==> 09-14 <==
==> flow/design.v <==
module cordic_step ( clock, ce, sin_in, cos_in, angle_in, t_angle, atan,
sin_out, cos_out, angle_out, t_angle_out );
parameter integer step = 0;  
parameter integer W = 12;  
input clock, ce;
input signed [W-1:0] sin_in, cos_in, angle_in, t_angle, atan;
output reg signed [W-1:0] sin_out, cos_out, angle_out, t_angle_out;
always @ (posedge clock)
begin
if( ce == 1'b1 )
begin
if(t_angle >= angle_in)
begin
cos_out <= cos_in - (sin_in >>> step);
sin_out <= ((cos_in >>> step) + sin_in);
angle_out <= angle_in + atan;
end
else if (t_angle < angle_in)
begin
cos_out <= cos_in + (sin_in >>> step);
sin_out <= -(cos_in >>> step) + sin_in;
angle_out <= angle_in - atan;
end
t_angle_out <= t_angle;
end  
end
endmodule
module mul_Kn(clock, ce, value_in, value_out, t_angle );
parameter integer W = 12;  
parameter FXP_SHIFT = 10;  
input clock, ce;
input signed[W-1:0] value_in, t_angle;
output reg signed[W-1:0] value_out;
reg signed [2*W-1:0] val, val_0, val_2, val_4, val_5, val_7, val_7_9_d, val_9;  
reg signed [2*W-1:0] val_0_2, val_4_5, val_7_9, val_0_2_4_5, val_0_2_4_5_7_9;  
always @ (posedge clock)
begin
if( ce == 1'b1 )
begin
val = value_in; val_0 <= val; val_2 <= val << 2; val_4 <= val << 4;
val_5 <= val << 5; val_7 <= val << 7; val_9 <= val << 9;
val_0_2 <= val_0 - val_2; val_4_5 <= val_4 - val_5; val_7_9 <= val_7 + val_9;
val_0_2_4_5 <= val_0_2 + val_4_5;
val_7_9_d <= val_7_9;  
val_0_2_4_5_7_9 = val_0_2_4_5 + val_7_9_d;
value_out <= val_0_2_4_5_7_9 >>> FXP_SHIFT;
end
end
endmodule
module cordic_pipeline_rtl( clock, reset, ce, angle_in, sin_out, cos_out, valid_out );
parameter integer W = 12;  
parameter FXP_MUL = 1024;  
parameter PIPE_LATENCY = 15;  
input clock, reset, ce;
input signed [W-1:0] angle_in;  
output signed [W-1:0] sin_out, cos_out;
output valid_out;
wire signed [11:0] atan[0:10];  
assign atan[0] = 12'sd804;
assign atan[1] = 12'sd475;
assign atan[2] = 12'sd251;
assign atan[3] = 12'sd127;
assign atan[4] = 12'sd64;
assign atan[5] = 12'sd32;
assign atan[6] = 12'sd16;
assign atan[7] = 12'sd8;
assign atan[8] = 12'sd4;
assign atan[9] = 12'sd2;
assign atan[10] = 12'sd1;
wire signed [W-1:0] sin_tab [0:11];
wire signed [W-1:0] cos_tab [0:11];
wire signed [W-1:0] t_angle_tab [0:11];  
wire signed [W-1:0] angle_tab [0:11];
reg unsigned [4:0] valid_cnt;  
always@(posedge clock)
begin
if ( reset == 1'b0 )
valid_cnt <= PIPE_LATENCY;  
else
if( ( valid_cnt != 0 ) && ( ce == 1'b1 ) )
valid_cnt <= valid_cnt - 1;  
end
assign valid_out = ( valid_cnt == 0 )? 1'b1 : 1'b0;  
assign cos_tab[0] = 1.0 * FXP_MUL;
assign sin_tab[0] = 0;
assign angle_tab[0] = 0;
assign t_angle_tab[0] = angle_in;
cordic_step #(0) cordic_step_0 ( clock, ce, sin_tab[0], cos_tab[0], angle_tab[0], t_angle_tab[0], atan[0],
sin_tab[1], cos_tab[1], angle_tab[1], t_angle_tab[1] );
cordic_step #(1) cordic_step_1 ( clock, ce, sin_tab[1], cos_tab[1], angle_tab[1], t_angle_tab[1], atan[1],
sin_tab[2], cos_tab[2], angle_tab[2], t_angle_tab[2] );
cordic_step #(2) cordic_step_2 ( clock, ce, sin_tab[2], cos_tab[2], angle_tab[2], t_angle_tab[2], atan[2],
sin_tab[3], cos_tab[3], angle_tab[3], t_angle_tab[3] );
cordic_step #(3) cordic_step_3 ( clock, ce, sin_tab[3], cos_tab[3], angle_tab[3], t_angle_tab[3], atan[3],
sin_tab[4], cos_tab[4], angle_tab[4], t_angle_tab[4] );
cordic_step #(4) cordic_step_4 ( clock, ce, sin_tab[4], cos_tab[4], angle_tab[4], t_angle_tab[4], atan[4],
sin_tab[5], cos_tab[5], angle_tab[5], t_angle_tab[5] );
cordic_step #(5) cordic_step_5 ( clock, ce, sin_tab[5], cos_tab[5], angle_tab[5], t_angle_tab[5], atan[5],
sin_tab[6], cos_tab[6], angle_tab[6], t_angle_tab[6] );
cordic_step #(6) cordic_step_6 ( clock, ce, sin_tab[6], cos_tab[6], angle_tab[6], t_angle_tab[6], atan[6],
sin_tab[7], cos_tab[7], angle_tab[7], t_angle_tab[7] );
cordic_step #(7) cordic_step_7 ( clock, ce, sin_tab[7], cos_tab[7], angle_tab[7], t_angle_tab[7], atan[7],
sin_tab[8], cos_tab[8], angle_tab[8], t_angle_tab[8] );
cordic_step #(8) cordic_step_8 ( clock, ce, sin_tab[8], cos_tab[8], angle_tab[8], t_angle_tab[8], atan[8],
sin_tab[9], cos_tab[9], angle_tab[9], t_angle_tab[9] );
cordic_step #(9) cordic_step_9 ( clock, ce, sin_tab[9], cos_tab[9], angle_tab[9], t_angle_tab[9], atan[9],
sin_tab[10], cos_tab[10], angle_tab[10], t_angle_tab[10] );
cordic_step #(10)cordic_step_10( clock, ce, sin_tab[10], cos_tab[10], angle_tab[10], t_angle_tab[10],
atan[10], sin_tab[11], cos_tab[11], angle_tab[11], t_angle_tab[11] );
mul_Kn mul_Kn_sin ( clock, ce, sin_tab[11], sin_out, t_angle_tab[11] );
mul_Kn mul_Kn_cos ( clock, ce, cos_tab[11], cos_out, t_angle_tab[11] );
endmodule
==> flow/run.sh <==
#!/bin/bash
# the make line also repeats each setting of config.mk as NAME=value (left out here)
make -C /OpenROAD-flow-scripts/flow DESIGN_CONFIG=/design/flow/config.mk WORK_HOME=/design/flow/orfs CLKGATE_MAP_FILE= finish
==> flow/config.mk <==
export PLATFORM = sky130hd
export DESIGN_NAME = cordic_pipeline_rtl
export DESIGN_NICKNAME = cordic_pipeline_rtl
export VERILOG_FILES = /design/flow/design.v
export SDC_FILE = /design/flow/constraint.sdc
export NUM_CORES = 4
export LEC_CHECK = 0
export CAP_MARGIN = 15
export CELL_PAD_IN_SITES_DETAIL_PLACEMENT = 1
export CORE_ASPECT_RATIO = 1.03
export CORE_MARGIN = 2
export CORE_UTILIZATION = 68
export CTS_CLUSTER_DIAMETER = 189
export GPL_ROUTABILITY_DRIVEN = 0
export GPL_TIMING_DRIVEN = 1
export PLACE_DENSITY = 0.53
export SETUP_SLACK_MARGIN = -0.37
export SLEW_MARGIN = 20
==> flow/constraint.sdc <==
create_clock -name core_clock -period 4.5 [get_ports {clock}]
set_input_delay 0.9000 -clock core_clock [delete_from_list [all_inputs] [get_ports {clock}]]
set_output_delay 0.9000 -clock core_clock [all_outputs]
set_load 0.01 [all_outputs]
==> 06-25 (differences from 09-14) <==
CAP_MARGIN = 20   (was 15)
CELL_PAD_IN_SITES_DETAIL_PLACEMENT = default   (was 1)
CORE_ASPECT_RATIO = 0.72   (was 1.03)
CORE_MARGIN = 4   (was 2)
CORE_UTILIZATION = 40   (was 68)
CTS_CLUSTER_DIAMETER = 304   (was 189)
GPL_ROUTABILITY_DRIVEN = default   (was 0)
GPL_TIMING_DRIVEN = 0   (was 1)
PLACE_DENSITY = default   (was 0.53)
SETUP_SLACK_MARGIN = default   (was -0.37)
TNS_END_PERCENT = 15   (was default)
==> 11-26 (differences from 09-14) <==
CAP_MARGIN = 20   (was 15)
CELL_PAD_IN_SITES_DETAIL_PLACEMENT = default   (was 1)
CORE_ASPECT_RATIO = default   (was 1.03)
CORE_UTILIZATION = 72   (was 68)
CTS_CLUSTER_DIAMETER = default   (was 189)
GPL_ROUTABILITY_DRIVEN = default   (was 0)
GPL_TIMING_DRIVEN = default   (was 1)
PLACE_DENSITY = default   (was 0.53)
SETUP_SLACK_MARGIN = -0.24   (was -0.37)
==> flow/constraint.sdc (replaced) <==
create_clock -name core_clock -period 4.12 [get_ports {clock}]
set_input_delay 0.8240 -clock core_clock [delete_from_list [all_inputs] [get_ports {clock}]]
set_output_delay 0.8240 -clock core_clock [all_outputs]
set_load 0.01 [all_outputs]
==> summary of the runs <==
- 09-14 ended with an error in clock tree synthesis, error DPL-0033. 11-26 reached the layout checks and failed them: negative setup slack. 06-25 produced a clean layout.
- Maximum frequency: 06-25 is lower than 11-26 (4.1%).
- Design area is about the same in 06-25 and 11-26.
- Against 06-25, the sequential share of layout area of 11-26 is higher by 0.057 points.
- Between 11-26 and 06-25, the lower non-clock buffer count is in 06-25 (gap 84).
- In flip-flop count, 11-26 and 06-25 do not differ.


==> run a: inputs <==
Starts from the design.v that is shown in full above.
==> flow/config.mk <==
export PLATFORM = sky130hd
export DESIGN_NAME = cordic_pipeline_rtl
export DESIGN_NICKNAME = cordic_pipeline_rtl
export VERILOG_FILES = /design/flow/design.v
export SDC_FILE = /design/flow/constraint.sdc
export NUM_CORES = 4
export LEC_CHECK = 0
export ABC_AREA = 1
export CAP_MARGIN = 20
export CORE_MARGIN = 2
export CORE_UTILIZATION = 72
export CTS_CLUSTER_DIAMETER = 365
export CTS_CLUSTER_SIZE = 97
export PLACE_DENSITY = 0.36
export SLEW_MARGIN = 20
==> flow/constraint.sdc <==
create_clock -name core_clock -period 2.63 [get_ports {clock}]
set_input_delay 0.5260 -clock core_clock [delete_from_list [all_inputs] [get_ports {clock}]]
set_output_delay 0.5260 -clock core_clock [all_outputs]
set_load 0.01 [all_outputs]
run.sh (not shown) runs the stock make flow with config.mk's settings and CLKGATE_MAP_FILE=.
==> run b (differences from run a) <==
==> flow/config.mk (replaced) <==
export PLATFORM = sky130hd
export DESIGN_NAME = cordic_pipeline_rtl
export DESIGN_NICKNAME = cordic_pipeline_rtl
export VERILOG_FILES = /design/flow/design.v
export SDC_FILE = /design/flow/constraint.sdc
export NUM_CORES = 4
export LEC_CHECK = 0
export CAP_MARGIN = 20
export CORE_MARGIN = 2
export CORE_UTILIZATION = 70
export CTS_CLUSTER_SIZE = 15
export SETUP_SLACK_MARGIN = 0.32
export SLEW_MARGIN = 20
==> flow/constraint.sdc (replaced) <==
create_clock -name core_clock -period 2.04 [get_ports {clock}]
set_input_delay 0.4080 -clock core_clock [delete_from_list [all_inputs] [get_ports {clock}]]
set_output_delay 0.4080 -clock core_clock [all_outputs]
set_load 0.01 [all_outputs]
==> run c (differences from run a) <==
==> flow/config.mk (replaced) <==
export PLATFORM = sky130hd
export DESIGN_NAME = cordic_pipeline_rtl
export DESIGN_NICKNAME = cordic_pipeline_rtl
export VERILOG_FILES = /design/flow/design.v
export SDC_FILE = /design/flow/constraint.sdc
export NUM_CORES = 4
export LEC_CHECK = 0
export CAP_MARGIN = 20
export CORE_MARGIN = 2
export CORE_UTILIZATION = 40
export SLEW_MARGIN = 20
==> flow/constraint.sdc (replaced) <==
create_clock -name core_clock -period 4.5 [get_ports {clock}]
set_input_delay 0.9000 -clock core_clock [delete_from_list [all_inputs] [get_ports {clock}]]
set_output_delay 0.9000 -clock core_clock [all_outputs]
set_load 0.01 [all_outputs]
==> qor summary <==
|  | run b | run a | run c |
|---|---|---|---|
| DP Worst Slack | -2.08 ns | -1.29 ns | 0.00841 ns |
| Die H | 229 um | 227 um | 301 um |
| Clock Path Buffers | - | 3 | 3 |
| DP Wirelength | 67.7 mm | 70.3 mm | 42.8 mm |
| Synthesized netlist cell count | 2,975 | 3,367 | 2,975 |
| Net Count, Synth | 3,474 | 3,866 | 3,474 |
| Initial core utilization | 0.707 | 0.731 | 0.402 |
| Sequential cell area fraction in the yosys report | 0.505 | 0.499 | 0.505 |
| Number of clock sinks | - | 596 | 596 |
| Number of post-CTS setup repair buffers | - | 117 | 0 |
| Adders+Majority by Area | 0.178 | 0.175 | 0.178 |
| Area fraction in mux cells | 0.00615 | 0 | 0.00615 |
| H-tree depth | - | 1 | 3 |
| Die Size | 52,300 um^2 | 51,500 um^2 | 90,800 um^2 |
| Post-synth area from yosys stat | 35,400 um^2 | 35,800 um^2 | 35,400 um^2 |
| Run status | did not finish | did not finish | no timing/DRC/antenna violations |
| Last stage reached | 4_1_cts | 5_1_grt | - |
| Post-synthesis share of cell area spent on and-or and or-and gates | 0.114 | 0.0841 | 0.114 |
| FP Rows | 82 | 81 | 109 |
| Mean post-synth cell area | 11.9 um^2 | 10.6 um^2 | 11.9 um^2 |
| CORE AREA | 50,100 um^2 | 49,000 um^2 | 88,000 um^2 |
| Inserted Clock Buffers | - | 10 | 70 |
| Number of gates resized after cts | - | 391 | 1 |
